==> inputs of job 5054 <==
// DE2_115_Project_Top
module DE2_115_Project_Top (
    input  wire        CLOCK_50,
    input  wire        RST,       
    input  wire [3:0]  KEY,       
    input  wire [17:0] SW,        
    output wire [7:0]  LCD_DATA,
    output wire        LCD_RS,
    output wire        LCD_RW,
    output wire        LCD_EN,
    output wire        LCD_ON,   
    output wire        LCD_BLON
);
make LEC_CHECK=0 CAP_MARGIN=20 CELL_PAD_IN_SITES_GLOBAL_PLACEMENT=0 CORE_ASPECT_RATIO=0.57 CORE_MARGIN=2 CORE_UTILIZATION=68 CTS_CLUSTER_DIAMETER=169 GPL_ROUTABILITY_DRIVEN=1 SETUP_SLACK_MARGIN=0.79 SLEW_MARGIN=0 finish   # period 2.85 ns
run.sh (not shown) runs the stock make flow with config.mk's settings and CLKGATE_MAP_FILE=.
==> inputs of job 2620, as changes to job 5054 <==
CELL_PAD_IN_SITES_GLOBAL_PLACEMENT = unset   (was 0)
CORE_ASPECT_RATIO = unset   (was 0.57)
CORE_UTILIZATION = 72   (was 68)
CTS_CLUSTER_DIAMETER = 93   (was 169)
GPL_ROUTABILITY_DRIVEN = unset   (was 1)
SETUP_SLACK_MARGIN = unset   (was 0.79)
SLEW_MARGIN = 20   (was 0)
==> flow/constraint.sdc (replaced) <==
create_clock -name core_clock -period 6.82 [get_ports {CLOCK_50}]
set_input_delay 1.3640 -clock core_clock [delete_from_list [all_inputs] [get_ports {CLOCK_50}]]
set_output_delay 1.3640 -clock core_clock [all_outputs]
set_load 0.01 [all_outputs]
==> qor summary <==
Run status: job 5054 did not finish; job 2620 finished with violations
Stage where the flow stopped: job 5054 global routing; job 2620 -
Reasons for failing layout checks: job 5054 -; job 2620 negative setup slack
PostCTS Resize Cnt: job 5054 570; job 2620 89
Post-Place Cells: job 5054 4752; job 2620 4348
Number of placement rows: job 5054 64; job 2620 82
Die area: job 5054 55900 um2; job 2620 52800 um2
Total half-perimeter wirelength after legalization and detailed placement: job 5054 92200 um; job 2620 76900 um
Instance area at placement: job 5054 43700 um2; job 2620 39900 um2
Die Span Y: job 5054 179 um; job 2620 230 um
Die extent in x: job 5054 312 um; job 2620 230 um
Final RePlAce weighted congestion: job 5054 0.988; job 2620 0.982
Initial cell density of the core: job 5054 68.6%; job 2620 73.0%
Clock buffer count from CTS: job 5054 48; job 2620 53
Post-CTS setup repair buffer count: job 5054 156; job 2620 39
Core Area: job 5054 53500 um2; job 2620 50300 um2

* * *

==> inputs of sierra <==
Starting RTL as in the previous note.
==> flow/config.mk <==
export PLATFORM = sky130hd
export DESIGN_NAME = DE2_115_Project_Top
export DESIGN_NICKNAME = DE2_115_Project_Top
export VERILOG_FILES = /design/flow/design.v
export SDC_FILE = /design/flow/constraint.sdc
export NUM_CORES = 4
export LEC_CHECK = 0
export ABC_AREA = 1
export CAP_MARGIN = 20
export CELL_PAD_IN_SITES_DETAIL_PLACEMENT = 2
export CELL_PAD_IN_SITES_GLOBAL_PLACEMENT = 1
export CORE_ASPECT_RATIO = 0.57
export CORE_MARGIN = 2
export CORE_UTILIZATION = 58
export CTS_CLUSTER_DIAMETER = 169
export GPL_ROUTABILITY_DRIVEN = 1
export GPL_TIMING_DRIVEN = 1
export HOLD_SLACK_MARGIN = -0.01
export MIN_ROUTING_LAYER = met2
export PLACE_DENSITY_LB_ADDON = 0.18
export SLEW_MARGIN = 0
export TNS_END_PERCENT = 35
==> flow/constraint.sdc <==
create_clock -name core_clock -period 5.76 [get_ports {CLOCK_50}]
set_input_delay 1.1520 -clock core_clock [delete_from_list [all_inputs] [get_ports {CLOCK_50}]]
set_output_delay 1.1520 -clock core_clock [all_outputs]
set_load 0.01 [all_outputs]
==> inputs of maple, as changes to sierra <==
Settings changed: ABC_AREA 1 to default, CELL_PAD_IN_SITES_DETAIL_PLACEMENT 2 to default, CELL_PAD_IN_SITES_GLOBAL_PLACEMENT 1 to 2, CORE_ASPECT_RATIO 0.57 to default, CORE_UTILIZATION 58 to 40, CTS_CLUSTER_DIAMETER 169 to default, GPL_ROUTABILITY_DRIVEN 1 to default, GPL_TIMING_DRIVEN 1 to default, HOLD_SLACK_MARGIN -0.01 to default, MIN_ROUTING_LAYER met2 to default, PLACE_DENSITY_LB_ADDON 0.18 to default, SLEW_MARGIN 0 to 15, TNS_END_PERCENT 35 to default.
==> flow/constraint.sdc (replaced) <==
create_clock -name core_clock -period 20.0 [get_ports {CLOCK_50}]
set_input_delay 4.0000 -clock core_clock [delete_from_list [all_inputs] [get_ports {CLOCK_50}]]
set_output_delay 4.0000 -clock core_clock [all_outputs]
set_load 0.01 [all_outputs]
==> notes <==
maple completed with no timing, DRC or antenna violations. sierra died in 3_5_place_dp (DPL-0033). In sierra the area after synthesis is lower than in maple, by about 1.3%. In sierra the synthesized cell count is higher than in maple, by about 30%. Die size: maple is larger than sierra (46%).
